Design pixel_generation, start of the top module:
module pixel_generation(
    input clk,                               
    input reset,                             
    input video_on,                          
    input [9:0] x, y,    
    input KEY_UP, KEY_DOWN, KEY_LEFT, KEY_RIGHT,
    output reg [11:0] rgb                    
    );
    reg [1:0] direction;
    reg [1:0] game_state;
    reg [1:0] lives_rem;
    reg game_result;
    reg [1:0] gs;                            
    reg gr;                                  
    parameter X_MAX = 639;                   
    parameter Y_MAX = 479;                   
    parameter SQ_RGB = 12'h00F;              
    parameter BG_RGB = 12'h000;              
    parameter SQUARE_SIZE = 32;              
    parameter SQUARE_VELOCITY_POS = 1;           
    parameter SQUARE_VELOCITY_NEG = 1;
    parameter RECT_RGB = 12'hFFF;
    parameter FLAG_RGB = 12'hF00;
    parameter FLAG_STICK_RGB = 12'hFF0;
    parameter GAME_OVER_RGB = 12'hF0F;
    parameter GAME_START_RGB = 12'h000;
    parameter START_RGB = 12'hFFF;
    parameter WON_RGB = 12'hFFF;
    parameter LOST_RGB = 12'hFFF;
    parameter LIVES_RGB = 12'hF0F;
    wire refresh_tick;
    assign refresh_tick = ((y == 481) && (x == 0)) ? 1 : 0;
    wire [9:0] sq_x_l, sq_x_r;               
    wire [9:0] sq_y_t, sq_y_b;               
  ...
Size in the first run: about 2300 cells after synthesis, roughly 11000 sq um of cells after synthesis.
Settings: LEC_CHECK=0, ABC_AREA=1, CAP_MARGIN=20, CORE_MARGIN=7, CORE_UTILIZATION=63, CTS_CLUSTER_DIAMETER=247, CTS_CLUSTER_SIZE=100, MAX_ROUTING_LAYER=met4, MIN_ROUTING_LAYER=met1, PLACE_DENSITY_LB_ADDON=0.08, SETUP_SLACK_MARGIN=1.15, SLEW_MARGIN=20, TNS_END_PERCENT=5; clock period 6.62 ns.
run.sh (not shown) runs the stock make flow with config.mk's settings and CLKGATE_MAP_FILE=.
The baseline completed without violations.
Then changed:
Settings changed: ABC_AREA 1 to unset, PLACE_DENSITY_LB_ADDON 0.08 to unset, SETUP_SLACK_MARGIN 1.15 to 0.16.
Outcome: Cell count drops by about a fifth; final area stays flat; wire length goes up by a few percent; sequential share of layout area hardly moves; setup slack got worse by 970 ps.

---

pixel_generation again, from the RTL that the note above started with.
Settings: LEC_CHECK=0, CAP_MARGIN=20, CORE_MARGIN=2, CORE_UTILIZATION=72, CTS_CLUSTER_DIAMETER=247, CTS_CLUSTER_SIZE=29, MAX_ROUTING_LAYER=met4, MIN_ROUTING_LAYER=met1, PLACE_DENSITY_LB_ADDON=0.26, SETUP_SLACK_MARGIN=-0.04, SLEW_MARGIN=20, TNS_END_PERCENT=70; clock period 4.84 ns.
The starting point failed in global routing.
Change:
Settings changed: CORE_UTILIZATION 72 to 63, CTS_CLUSTER_SIZE 29 to unset, PLACE_DENSITY_LB_ADDON 0.26 to unset.
What happened:
- The new run ran to the end with violations: negative setup slack
- synthesized cell count does not change
- area after synthesis stays the same
- die area climbs by 14%
Change:
Settings changed: SETUP_SLACK_MARGIN -0.04 to 1.06.
Clock period 4.84 ns to 5.72 ns, I/O delays scaled along.
The new run finished clean.
Final area hardly moves.
Sequential share of layout area stays flat.
Worst hold slack improves by 0.0060 ns.
Via count increases by 1.3%.
Change:
Settings changed: CORE_UTILIZATION 63 to 66, CTS_CLUSTER_DIAMETER 247 to unset, MAX_ROUTING_LAYER met4 to unset, MIN_ROUTING_LAYER met1 to unset, SETUP_SLACK_MARGIN 1.06 to unset, TNS_END_PERCENT 70 to unset.
Clock period 5.72 ns to 8.18 ns, I/O delays scaled along.
What happened: Critical path depth decreases by 4; sequential share of layout area increases by 1.1 points; setup slack gets worse by 0.28 ns.

---

alpha:
pixel_generation again, from the RTL that the note above started with.
clock: 5.72 ns
lec_check: 0
cap_margin: 20
core_margin: 2
core_utilization: 72
cts_cluster_diameter: 247
cts_cluster_size: 29
max_routing_layer: met4
min_routing_layer: met1
place_density_lb_addon: 0.26
setup_slack_margin: 1.06
slew_margin: 20
tns_end_percent: 70
alpha did not finish: a tool error stopped it during global routing.
The following lists how beta was set up differently from alpha:
Settings: a change of CTS_CLUSTER_SIZE from 29 to 21; a change of SETUP_SLACK_MARGIN from 1.06 to -0.34; a deleted PLACE_DENSITY_LB_ADDON that had been 0.26; a change of the clock period (ns, I/O delays scaled along) from 5.72 to 4.84.
==> results <==
beta is listed as incomplete: the tool reported an error in detailed routing and the run ended there.
Comparing beta against alpha, there is no change at all in floorplan net count.
When beta is measured against alpha, its post-CTS setup repair buffer count turns out 49 lower.
beta against alpha: worst setup slack before clock tree synthesis went down 640 ps, standard cell area after detailed placement went up 5.5%.
Modified inputs, gamma compared to beta
Settings: MIN_ROUTING_LAYER: met1 -> unset; CTS_CLUSTER_SIZE: 21 -> unset; SETUP_SLACK_MARGIN: -0.34 -> unset; CTS_CLUSTER_DIAMETER: 247 -> unset; TNS_END_PERCENT: 70 -> unset; CORE_UTILIZATION: 72 -> 66; the clock period (ns, I/O delays scaled along): 4.84 -> 9.58.
==> comparison <==
gamma | stages: all done | timing, DRC, antenna: all pass
Run status, beta: aborted in detailed routing, error DRT-0255
gamma gives less effective utilization at floorplan than beta did.
The higher post-detailed-placement cell area came out of beta.
Diff beta..gamma | post-synthesis chip area from yosys | unchanged
NOTE number of placed instances with taps included beta->gamma decreased by more than 10%
What delta does differently from gamma at the input level:
Settings: CTS_CLUSTER_SIZE: unset -> 44; MAX_ROUTING_LAYER: met4 -> unset; HOLD_SLACK_MARGIN: unset -> -0.01; CORE_UTILIZATION: 66 -> 40; the clock period (ns, I/O delays scaled along): 9.58 -> 10.0.
Results
- delta against gamma; average wire per cell in the routed design is up by a few percent.
- Re total wire length: delta is about 11% up on gamma.
- Cell count after placement grows by a little under 10% when moving from gamma to delta.
- Lower critical path required time was reported by gamma, not delta.
- Cell count is higher on delta
- delta vs gamma — final worst slack rose 250 ps.
